==> flow/design.v <==
module mp2 #(
    parameter CLK_FREQ = 12000000,
    parameter INTERVAL = CLK_FREQ / 360
)(
    input logic clk,
    input logic rst,
    output logic RGB_R,
    output logic RGB_G,
    output logic RGB_B
);
    logic [31:0] counter;
    logic [8:0] hue;
    logic [7:0] pwm_r, pwm_g, pwm_b;
    logic [7:0] pwm_counter;
    always_ff @(posedge clk) begin
        if (rst) begin
            counter <= 0;
            hue <= 0;
        end
        else if (counter >= INTERVAL)
        begin
            counter <= 0;
            hue <= (hue >= 359) ? 0 : hue + 1;
        end
        else
        begin
            counter <= counter + 1;
        end
    end
    always_comb begin
        pwm_r = (hue < 60) ? 255 :
                (hue < 120) ? (255 * (120 - hue) / 60) :
                (hue < 180) ? 0 :
                (hue < 240) ? 0 :
                (hue < 300) ? (255 * (hue - 240) / 60) :
                255;
        pwm_g = (hue < 60) ? (255 * (hue - 0) / 60) :
                (hue < 180) ? 255 :
                (hue < 240) ? (255 * (240 - hue) / 60) :
                0;
        pwm_b = (hue < 120) ? 0 :
                (hue < 180) ? (255 * (hue - 120) / 60) :
                (hue < 300) ? 255 :
                (hue < 360) ? (255 * (360 - hue) / 60) :
                0;
    end
    always_ff @(posedge clk) begin
        if (rst) pwm_counter <= 0;
        else pwm_counter <= pwm_counter + 1;
    end
    assign {RGB_R, RGB_G, RGB_B} = {pwm_counter < pwm_r, pwm_counter < pwm_g, pwm_counter < pwm_b};
endmodule
make LEC_CHECK=0 ABC_AREA=1 CAP_MARGIN=40 CELL_PAD_IN_SITES_GLOBAL_PLACEMENT=1 CORE_MARGIN=2 CORE_UTILIZATION=68 HOLD_SLACK_MARGIN=0.14 PLACE_DENSITY_LB_ADDON=0.02 SETUP_SLACK_MARGIN=0.32 SLEW_MARGIN=5 TNS_END_PERCENT=45 finish   # period 30.0 ns
run.sh (not shown) runs the stock make flow with config.mk's settings and CLKGATE_MAP_FILE=.
The baseline did not get past 3_1_place_gp_skip_io with FLW-0024.
Then changed:
==> flow/config.mk (replaced) <==
export PLATFORM = sky130hd
export DESIGN_NAME = mp2
export DESIGN_NICKNAME = mp2
export VERILOG_FILES = /design/flow/design.v
export SDC_FILE = /design/flow/constraint.sdc
export NUM_CORES = 4
export LEC_CHECK = 0
export ABC_AREA = 1
export CAP_MARGIN = 20
export CORE_ASPECT_RATIO = 1.88
export CORE_MARGIN = 8
export CORE_UTILIZATION = 72
export CTS_CLUSTER_DIAMETER = 385
export CTS_CLUSTER_SIZE = 98
export PLACE_DENSITY = 0.78
export SETUP_SLACK_MARGIN = -0.58
export SLEW_MARGIN = 20
export TNS_END_PERCENT = 5
Result: Now the flow completed with no timing, DRC or antenna violations; synthesized area stays the same; synthesized cell count stays the same; die size increases by roughly a tenth.
Then changed:
==> flow/config.mk (replaced) <==
export PLATFORM = sky130hd
export DESIGN_NAME = mp2
export DESIGN_NICKNAME = mp2
export VERILOG_FILES = /design/flow/design.v
export SDC_FILE = /design/flow/constraint.sdc
export NUM_CORES = 4
export LEC_CHECK = 0
export CAP_MARGIN = 20
export CELL_PAD_IN_SITES_GLOBAL_PLACEMENT = 1
export CORE_MARGIN = 2
export CORE_UTILIZATION = 40
export SLEW_MARGIN = 5
Outcome: Clock power is lower by 3.7%. First-iteration DRC count goes down by 10%. Setup slack loses 2.2 ns.
Then changed:
--- a/flow/config.mk
+++ b/flow/config.mk
@@ -6,7 +6,10 @@
 export NUM_CORES = 4
 export LEC_CHECK = 0
+export ABC_AREA = 1
 export CAP_MARGIN = 20
-export CELL_PAD_IN_SITES_GLOBAL_PLACEMENT = 1
 export CORE_MARGIN = 2
-export CORE_UTILIZATION = 40
-export SLEW_MARGIN = 5
+export CORE_UTILIZATION = 35
+export CTS_CLUSTER_DIAMETER = 319
+export CTS_CLUSTER_SIZE = 100
+export SLEW_MARGIN = 20
+export TNS_END_PERCENT = 70
Effect: The new run finished with timing, DRC and antenna clean. Wire length shrinks by roughly a tenth. Maximum frequency goes up by roughly a tenth. Die size came out higher by about a fifth. Final cell count climbs by about a fifth. Area after synthesis climbs slightly. Synthesized cell count grows by about a fifth. Critical path depth is higher by 28.
Then changed:
--- a/flow/config.mk
+++ b/flow/config.mk
@@ -6,10 +6,12 @@
 export NUM_CORES = 4
 export LEC_CHECK = 0
-export ABC_AREA = 1
+export ABC_AREA = 0
 export CAP_MARGIN = 20
+export CELL_PAD_IN_SITES_GLOBAL_PLACEMENT = 1
 export CORE_MARGIN = 2
 export CORE_UTILIZATION = 35
 export CTS_CLUSTER_DIAMETER = 319
 export CTS_CLUSTER_SIZE = 100
+export PLACE_DENSITY = 0.91
 export SLEW_MARGIN = 20
-export TNS_END_PERCENT = 70
+export TNS_END_PERCENT = 10
What happened: The changed run finished with timing, DRC and antenna clean. Global-route usage grows by 0.35 points. Sequential share of layout area barely changes. Routed wire length grows by 1.2%. Combinational power grows by about 10%. Cell area shrinks by 1.3%. Clock skew grows by 0.0035 ns. Synthesized area shrinks by 1.6%. Hold slack improved by 0.021 ns. Sequential cell count is unchanged. Sequential power grows by about 1%. Clock-buffer cell count stays the same.
Then changed:
==> flow/config.mk (replaced) <==
export PLATFORM = sky130hd
export DESIGN_NAME = mp2
export DESIGN_NICKNAME = mp2
export VERILOG_FILES = /design/flow/design.v
export SDC_FILE = /design/flow/constraint.sdc
export NUM_CORES = 4
export LEC_CHECK = 0
export CAP_MARGIN = 20
export CORE_MARGIN = 2
export CORE_UTILIZATION = 57
export CTS_CLUSTER_DIAMETER = 319
export CTS_CLUSTER_SIZE = 100
export SLEW_MARGIN = 20
export TNS_END_PERCENT = 5
=>
- The new run produced a clean layout
- maximum frequency is higher by about 0.8%
- global-route usage is higher by 12 points
- utilization is higher by 22 points
- cell count is lower by about 10%
- flip-flop count stays the same
- non-clock buffer count does not change
- area after synthesis stays the same
- clock-buffer cell count does not change
- power is higher by 1.7%
- design area is lower by about 1.8%

Starts from the design.v that is shown in full above.
make LEC_CHECK=0 CAP_MARGIN=20 CORE_MARGIN=8 CORE_UTILIZATION=72 CTS_CLUSTER_DIAMETER=385 CTS_CLUSTER_SIZE=98 PLACE_DENSITY_LB_ADDON=0.3 SETUP_SLACK_MARGIN=-0.58 SLEW_MARGIN=20 TNS_END_PERCENT=5 finish   # period 30.0 ns
Edit:
Settings changed: CAP_MARGIN 20 to 15, CELL_PAD_IN_SITES_DETAIL_PLACEMENT from default to 2, CORE_MARGIN 8 to 2, CORE_UTILIZATION 72 to 40, CTS_CLUSTER_DIAMETER 385 to default, CTS_CLUSTER_SIZE 98 to default, GPL_ROUTABILITY_DRIVEN from default to 0, PLACE_DENSITY_LB_ADDON 0.3 to default, SETUP_SLACK_MARGIN -0.58 to default, TNS_END_PERCENT 5 to default.
After rerunning: Wire length is higher by well over a third; cell count increases by roughly a tenth; synthesized cell count stays the same; global-route usage grows by 1.9 points; first-iteration DRC count decreases by a little under a tenth; synthesized area does not change; via count climbs by a little under a tenth; total power came out higher by about a fifth; flip-flop count is unchanged.
Edit:
Settings changed: CAP_MARGIN 15 to 20, CELL_PAD_IN_SITES_DETAIL_PLACEMENT 2 to default, GPL_ROUTABILITY_DRIVEN 0 to default.
What happened: Non-clock buffer count increases by 3. Wire length is lower by about 35%. Cell area barely changes. Setup slack improved by 1.4 ns. Maximum frequency went up by 6.4%. Combinational power came out lower by about 10%. Worst hold slack is worse by 0.030 ns. Power came out lower by about 13%. Sequential share of layout area barely changes. Register-to-register slack gains 0.09 ns.

## job 1700
RTL: the design.v shown in full above, as it stands there.
export LEC_CHECK = 0
export ABC_AREA = 1
export CAP_MARGIN = 20
export CORE_MARGIN = 2
export CORE_UTILIZATION = 72
export CTS_CLUSTER_DIAMETER = 397
export CTS_CLUSTER_SIZE = 98
export PLACE_DENSITY = 0.42
export SLEW_MARGIN = 20
export TNS_END_PERCENT = 10
create_clock -name core_clock -period 12.8 [get_ports {clk}]
What ended job 1700 was a tool error in global routing; the run never finished.
Input-level comparison between job 7900 and job 1700:
- swapping 72 for 65 in CORE_UTILIZATION
- swapping 98 for 93 in CTS_CLUSTER_SIZE
- clearing PLACE_DENSITY, which used to be 0.42
- clearing CTS_CLUSTER_DIAMETER, which used to be 397
- clearing TNS_END_PERCENT, which used to be 10
- swapping 12.8 for 12.2 in the clock period (ns, I/O delays scaled along)
==> comparison <==
- The log for job 7900 ends in global routing with error GRT-0232, so the run never completed.
- Job 1700 did not finish: a tool error stopped it during global routing.
- Job 7900 and job 1700 ended up with roughly the same number of port buffers.
- In the tables for job 1700 and job 7900, initial standard-cell utilization of the core reads higher with job 1700.
- Height of the die ends up higher on job 7900.
- | worst slack after detailed placement | higher: job 1700 |
Inputs modified between job 7900 and job 1819:
- clearing ABC_AREA, which used to be 1
- clearing CTS_CLUSTER_SIZE, which used to be 93
- putting CTS_CLUSTER_DIAMETER at 227 where nothing was set
- swapping 65 for 71 in CORE_UTILIZATION
- swapping 12.2 for 13.8 in the clock period (ns, I/O delays scaled along)
## What came out
Synthesis area per yosys: job 1819 < job 7900. Job 1819: GRT-0116 in global routing -> run aborted. Side by side, area share of and/or/nand/nor cells after synthesis turned out lower in job 1819 than in job 7900. Changes observed in job 1819 relative to job 7900: post-synthesis area per instance up 1.1 µm²; cell count after synthesis down 398; post-synthesis share of cell area spent on xor and xnor gates up 3.1 points; async set-reset flop share out of synthesis flat.
Relative to job 1819, the following input files were edited for job 3489:
- changing CORE_UTILIZATION from 71 to 57
- removing CTS_CLUSTER_DIAMETER (formerly 227)
- changing the clock period (ns, I/O delays scaled along) from 13.8 to 20.8
Notes after the runs:
Job 3489 finished all stages; the layout is clean. There was hardly any difference in synthesized chip area reported by yosys between job 3489 and job 1819. Looking only at post-cts sizing count, and setting everything else aside, the higher value of job 1819 and job 3489 goes to job 1819. Mapped cell area: job 1819 vs job 3489 identical.

// mp2: RTL as listed in full above, without the edits since
make LEC_CHECK=0 CAP_MARGIN=20 CORE_MARGIN=2 CORE_UTILIZATION=70 CTS_CLUSTER_DIAMETER=203 CTS_CLUSTER_SIZE=76 PLACE_DENSITY=0.65 SETUP_SLACK_MARGIN=2.18 SLEW_MARGIN=20 finish   # period 16.3 ns
Rerun with:
==> flow/config.mk (replaced) <==
export PLATFORM = sky130hd
export DESIGN_NAME = mp2
export DESIGN_NICKNAME = mp2
export VERILOG_FILES = /design/flow/design.v
export SDC_FILE = /design/flow/constraint.sdc
export NUM_CORES = 4
export LEC_CHECK = 0
export CAP_MARGIN = 20
export CORE_MARGIN = 2
export CORE_UTILIZATION = 72
export CTS_CLUSTER_DIAMETER = 397
export PLACE_DENSITY = 0.42
export SLEW_MARGIN = 20
==> flow/constraint.sdc (replaced) <==
create_clock -name core_clock -period 12.8 [get_ports {clk}]
set_input_delay 2.5600 -clock core_clock [delete_from_list [all_inputs] [get_ports {clk}]]
set_output_delay 2.5600 -clock core_clock [all_outputs]
set_load 0.01 [all_outputs]
Outcome: Now the flow stopped in clock tree synthesis. Synthesized cell count is unchanged. Die area falls by a few percent. Synthesized area does not change.
Rerun with:
--- a/flow/config.mk
+++ b/flow/config.mk
@@ -8,6 +8,4 @@
 export CAP_MARGIN = 20
 export CORE_MARGIN = 2
-export CORE_UTILIZATION = 72
-export CTS_CLUSTER_DIAMETER = 397
-export PLACE_DENSITY = 0.42
+export CORE_UTILIZATION = 40
 export SLEW_MARGIN = 20
==> flow/constraint.sdc (replaced) <==
create_clock -name core_clock -period 22.0 [get_ports {clk}]
set_input_delay 4.4000 -clock core_clock [delete_from_list [all_inputs] [get_ports {clk}]]
set_output_delay 4.4000 -clock core_clock [all_outputs]
set_load 0.01 [all_outputs]
Result: This time the run went through all stages and came out clean; area after synthesis is unchanged; die size went up by 78%; synthesized cell count stays the same.
Rerun with:
--- a/flow/config.mk
+++ b/flow/config.mk
@@ -8,4 +8,6 @@
 export CAP_MARGIN = 20
 export CORE_MARGIN = 2
-export CORE_UTILIZATION = 40
+export CORE_UTILIZATION = 64
+export CTS_CLUSTER_SIZE = 76
+export SETUP_SLACK_MARGIN = 2.99
 export SLEW_MARGIN = 20
==> flow/constraint.sdc (replaced) <==
create_clock -name core_clock -period 16.1 [get_ports {clk}]
set_input_delay 3.2200 -clock core_clock [delete_from_list [all_inputs] [get_ports {clk}]]
set_output_delay 3.2200 -clock core_clock [all_outputs]
set_load 0.01 [all_outputs]
=> The new run passed the timing, design-rule and antenna checks; core utilization came out higher by 40 points; cell area rises by about a fifth; hold slack gets worse by 22 ps; die area fell by well over a third; power is higher by well over a third; flip-flop count does not change; routed wire length increases by about a fifth; via count grows by about a fifth; critical path depth is higher by 4; global-route usage is higher by 17 points.
Power figures rest on the tool's default switching activity, not on a simulated workload.
